Setup of build 27:
==> flow/design.v <==
module PE (
	in_a,
	in_b,
	out_c
);
input	[15:0] in_a;  
input	[15:0] in_b;  
output	[9:0] out_c;
wire    [7:0] psum_l0[3:0];  
wire    [8:0] psum_l1[1:0];
assign psum_l0[0] = in_a[ 3: 0] * in_b[ 3: 0];   
assign psum_l0[1] = in_a[ 7: 4] * in_b[ 7: 4];
assign psum_l0[2] = in_a[11: 8] * in_b[11: 8];
assign psum_l0[3] = in_a[15:12] * in_b[15:12];
assign psum_l1[0] = psum_l0[0] + psum_l0[1];     
assign psum_l1[1] = psum_l0[2] + psum_l0[3];
assign out_c = psum_l1[0] + psum_l1[1];          
endmodule
module Bitblade (
	mode,
	in_a,
	in_b,
    out_c
);
input	mode;
input   [63:0] in_a;
input   [63:0] in_b;
output  [17:0] out_c;
wire    [15:0] pe_in_a[3:0];
wire    [15:0] pe_in_b[3:0];
wire    [ 9:0] pe_out_c[3:0];
wire	[31:0] aw, ax, ay, az;
wire	[31:0] bw, bx, by, bz;
assign aw = {in_a[60+4-1:60], in_a[52+4-1:52], in_a[44+4-1:44], in_a[36+4-1:36]};
assign ax = {in_a[56+4-1:56], in_a[48+4-1:48], in_a[40+4-1:40], in_a[32+4-1:32]};
assign ay = {in_a[28+4-1:28], in_a[20+4-1:20], in_a[12+4-1:12], in_a[ 4+4-1: 4]};
assign az = {in_a[24+4-1:24], in_a[16+4-1:16], in_a[ 8+4-1: 8], in_a[ 0+4-1: 0]};
assign bw = {in_b[60+4-1:60], in_b[52+4-1:52], in_b[44+4-1:44], in_b[36+4-1:36]};
assign bx = {in_b[56+4-1:56], in_b[48+4-1:48], in_b[40+4-1:40], in_b[32+4-1:32]};
assign by = {in_b[28+4-1:28], in_b[20+4-1:20], in_b[12+4-1:12], in_b[ 4+4-1: 4]};
assign bz = {in_b[24+4-1:24], in_b[16+4-1:16], in_b[ 8+4-1: 8], in_b[ 0+4-1: 0]};
assign pe_in_a[0] = (mode) ? aw : ay;
assign pe_in_a[1] = (mode) ? ax : az;
assign pe_in_a[2] = ay;
assign pe_in_a[3] = az;
assign pe_in_b[0] = (mode) ? bw : by;
assign pe_in_b[1] = (mode) ? bx : by;
assign pe_in_b[2] = (mode) ? by : bz;
assign pe_in_b[3] = bz;
PE pe0( .in_a(pe_in_a[0]), .in_b(pe_in_b[0]), .out_c(pe_out_c[0]));
PE pe1( .in_a(pe_in_a[1]), .in_b(pe_in_b[1]), .out_c(pe_out_c[1]));
PE pe2( .in_a(pe_in_a[2]), .in_b(pe_in_b[2]), .out_c(pe_out_c[2]));
PE pe3( .in_a(pe_in_a[3]), .in_b(pe_in_b[3]), .out_c(pe_out_c[3]));
assign out_c = (pe_out_c[0] << (mode ? 0 : 8)) + (pe_out_c[1] << (mode ? 0 : 4)) + (pe_out_c[2] << (mode ? 0 : 4)) + (pe_out_c[3] << (mode ? 0 : 0));
endmodule
module Cfu (
  input               cmd_valid,
  output              cmd_ready,
  input      [9:0]    cmd_payload_function_id,
  input      [31:0]   cmd_payload_inputs_0,
  input      [31:0]   cmd_payload_inputs_1,
  output reg          rsp_valid,
  input               rsp_ready,
  output reg [31:0]   rsp_payload_outputs_0,
  input               reset,
  input               clk
);
wire  [2:0] opcode;
wire  is_setting_mode, is_resetting_acc, is_accumlating, is_loading_upper;
reg         mode;  
reg   [31:0] upper_bitblade_in_a;
reg   [31:0] upper_bitblade_in_b;
wire  [63:0] bitblade_in_a;
wire  [63:0] bitblade_in_b;
wire  [31:0] bitblade_out_c;
assign opcode = cmd_payload_function_id[2:0];
assign is_setting_mode =  (cmd_valid) && (opcode == 0);
assign is_resetting_acc = (cmd_valid) && (opcode == 1);
assign is_loading_upper = (cmd_valid) && (opcode == 2);
assign is_accumlating =   (cmd_valid) && (opcode == 3);
always @(posedge clk) begin
  if (reset)
    mode <= 0;  
  else if (is_setting_mode)
    mode <= cmd_payload_function_id[3];
end
assign cmd_ready = ~rsp_valid;
always @(posedge clk) begin
  if (reset)          rsp_valid <= 1'b0;
  else if (rsp_valid) rsp_valid <= ~rsp_ready;   
  else if (cmd_valid) rsp_valid <= 1'b1;         
end
always @(posedge clk) begin
  if (reset)
    rsp_payload_outputs_0 <= 32'b0;
  else if (is_resetting_acc)
    rsp_payload_outputs_0 <= 32'b0;
  else if (is_accumlating)
    rsp_payload_outputs_0 <= rsp_payload_outputs_0 + bitblade_out_c;
end
always @(posedge clk) begin
  if (reset)                  upper_bitblade_in_a <= 0;
  else if (is_loading_upper)  upper_bitblade_in_a <= cmd_payload_inputs_0;
end
always @(posedge clk) begin
  if (reset)                  upper_bitblade_in_b <= 0;
  else if (is_loading_upper)  upper_bitblade_in_b <= cmd_payload_inputs_1;
end
assign bitblade_in_a = {upper_bitblade_in_a, cmd_payload_inputs_0};
assign bitblade_in_b = {upper_bitblade_in_b, cmd_payload_inputs_1};
Bitblade bitblade(
  .mode(mode),
  .in_a(bitblade_in_a),
  .in_b(bitblade_in_b),
  .out_c(bitblade_out_c)
);
endmodule
export LEC_CHECK = 0
export ABC_AREA = 1
export CAP_MARGIN = 30
export CELL_PAD_IN_SITES_GLOBAL_PLACEMENT = 1
export CORE_MARGIN = 2
export CORE_UTILIZATION = 40
export GPL_TIMING_DRIVEN = 0
export MAX_ROUTING_LAYER = met4
export SLEW_MARGIN = 20
export TNS_END_PERCENT = 20
create_clock -name core_clock -period 13.5 [get_ports {clk}]
run.sh (not shown) runs the stock make flow with config.mk's settings and CLKGATE_MAP_FILE=.
Build 27 has completed all stages; timing, DRC and antenna checks passed.
Modified inputs, build 10 compared to build 27
- CORE_ASPECT_RATIO now 0.5, previously not set
- CAP_MARGIN now 20, was 30
- GPL_TIMING_DRIVEN no longer set, was 0
- CELL_PAD_IN_SITES_GLOBAL_PLACEMENT no longer set, was 1
- ABC_AREA no longer set, was 1
- MAX_ROUTING_LAYER no longer set, was met4
- TNS_END_PERCENT no longer set, was 20
- PLACE_DENSITY now 0.91, previously not set
- SETUP_SLACK_MARGIN now -0.63, previously not set
Results
- Both conditions hold for build 27: the flow ran to the end and the final layout passed the timing, design-rule and antenna checks.
- Layout checks on build 10: not met. Flow itself completed; violations: setup timing.
- Summary of build 10 over build 27: routed wire length now smaller; fraction of area in clock buffers and inverters saw little to no change; die area lost about 3.3%.
- Global-route wire length before repair went down by a few percent going from build 27 to build 10.
- Build 10 vs build 27 — maximum net fanout on the critical path rose 1.
- Relative to build 27, the die width of build 10 is higher by about 40%.
- Delta (build 10 minus build 27): wire length per cell after detailed routing went up, share of synthesized area spent on multiplexers increased 0.77 points, number of well taps moved down.
- Number of non-clock buffers in the layout went up by more than 100% going from build 27 to build 10.
#### Input delta (build 59 over build 10)
- removing SETUP_SLACK_MARGIN (formerly -0.63)
- setting TNS_END_PERCENT to 5 for the first time
- removing PLACE_DENSITY (formerly 0.91)
- changing CORE_UTILIZATION from 40 to 72
- setting HOLD_SLACK_MARGIN to -0.09 for the first time
- setting CTS_CLUSTER_SIZE to 72 for the first time
- setting PLACE_DENSITY_LB_ADDON to 0.24 for the first time
- removing CORE_ASPECT_RATIO (formerly 0.5)
--- outcome ---
- Build 59: it failed with a tool error in global routing, so there are no final results.
- Die size (higher): build 10
- From build 10 to build 59 the numbers moved as follows: level count of the clock H-tree level, worst slack at placement moved down.
- Area of the placeable core (build 59 over build 10): decrease, about 44%
#### Input delta (build 66 over build 59)
- an added SETUP_SLACK_MARGIN of 2.05
- a deleted CTS_CLUSTER_SIZE that had been 72
- a deleted TNS_END_PERCENT that had been 5
- a deleted PLACE_DENSITY_LB_ADDON that had been 0.24
- a deleted HOLD_SLACK_MARGIN that had been -0.09
- a change of CORE_UTILIZATION from 72 to 40
--- outcome ---
Summary of build 59 and build 66: one run falls short of a clean finish, namely build 59.
Build 59 did not finish; the tool stopped in global routing with error GRT-0232.
Against build 59, build 66 comes in about 11% higher on number of placed instances, taps included.
Build 66 ended with more placed instance area than build 59.
Compared with build 59, build 66 shows a lower HPWL after detailed placement.
Build 59 and build 66 ended up with roughly the same number of standard cells reported by yosys.

---

run 1:
RTL: the design.v shown in full above, as it stands there.
clock: 12.7 ns
lec_check: 0
cap_margin: 20
core_margin: 2
core_utilization: 71
cts_cluster_size: 45
gpl_routability_driven: 1
max_routing_layer: met4
min_routing_layer: met1
place_density_lb_addon: 0.25
setup_slack_margin: -0.16
slew_margin: 40
Run 1 terminated abnormally: global routing (5_1_grt) reported GRT-0232.
What run 2 does differently from run 1 at the input level:
--- a/flow/config.mk
+++ b/flow/config.mk
@@ -11,7 +11,8 @@
 export CTS_CLUSTER_SIZE = 45
 export GPL_ROUTABILITY_DRIVEN = 1
-export MAX_ROUTING_LAYER = met4
+export MAX_ROUTING_LAYER = met5
 export MIN_ROUTING_LAYER = met1
 export PLACE_DENSITY_LB_ADDON = 0.25
 export SETUP_SLACK_MARGIN = -0.16
 export SLEW_MARGIN = 40
+export TNS_END_PERCENT = 5
### Flow results
- Run 2 finished every stage; the final checks, however, were not passed, the failures being setup timing.
- Run 2 -> run 1: xor/xnor share of the synthesized area delta 0, exact match
- Diff run 2..run 1 | total number of H-tree levels | unchanged
- Number of clock sinks: run 1 vs run 2 — no meaningful difference
- Area after synthesis delta (run 2 -> run 1): insignificant
- Against run 1, worst slack at placement in run 2 came out worse.
- Going from run 1 to run 2, row count stayed essentially flat; cell area reported after detailed placement stayed essentially flat.
Input changes introduced in run 3 (baseline for comparison: run 2):
==> flow/config.mk <==
export PLATFORM = sky130hd
export DESIGN_NAME = Cfu
export DESIGN_NICKNAME = Cfu
export VERILOG_FILES = /design/flow/design.v
export SDC_FILE = /design/flow/constraint.sdc
export NUM_CORES = 4
export LEC_CHECK = 0
export CAP_MARGIN = 20
export CORE_MARGIN = 2
export CORE_UTILIZATION = 17
export SLEW_MARGIN = 20
==> flow/constraint.sdc <==
create_clock -name core_clock -period 15.3 [get_ports {clk}]
set_input_delay 3.0600 -clock core_clock [delete_from_list [all_inputs] [get_ports {clk}]]
set_output_delay 3.0600 -clock core_clock [all_outputs]
set_load 0.01 [all_outputs]
[summary]
- Looking at combined buffer and inverter count along the critical path, run 3 sits below run 2.
- Run 3: PASS, flow complete, no timing, DRC or antenna violations
- Relative to run 2, total global-route track usage has decreased by 43 points in run 3.
- For amount of wire on met3 after detailed routing, dividing the value from run 2 by the value from run 3 gives 2.4.
- In the final reports, the cell area of run 3 is smaller than that of run 2.
- Cell count (run 3 / run 2): 1.3
- As far as AND-OR/OR-AND share of the synthesized area goes, run 3 and run 2 are indistinguishable; the numbers are identical.
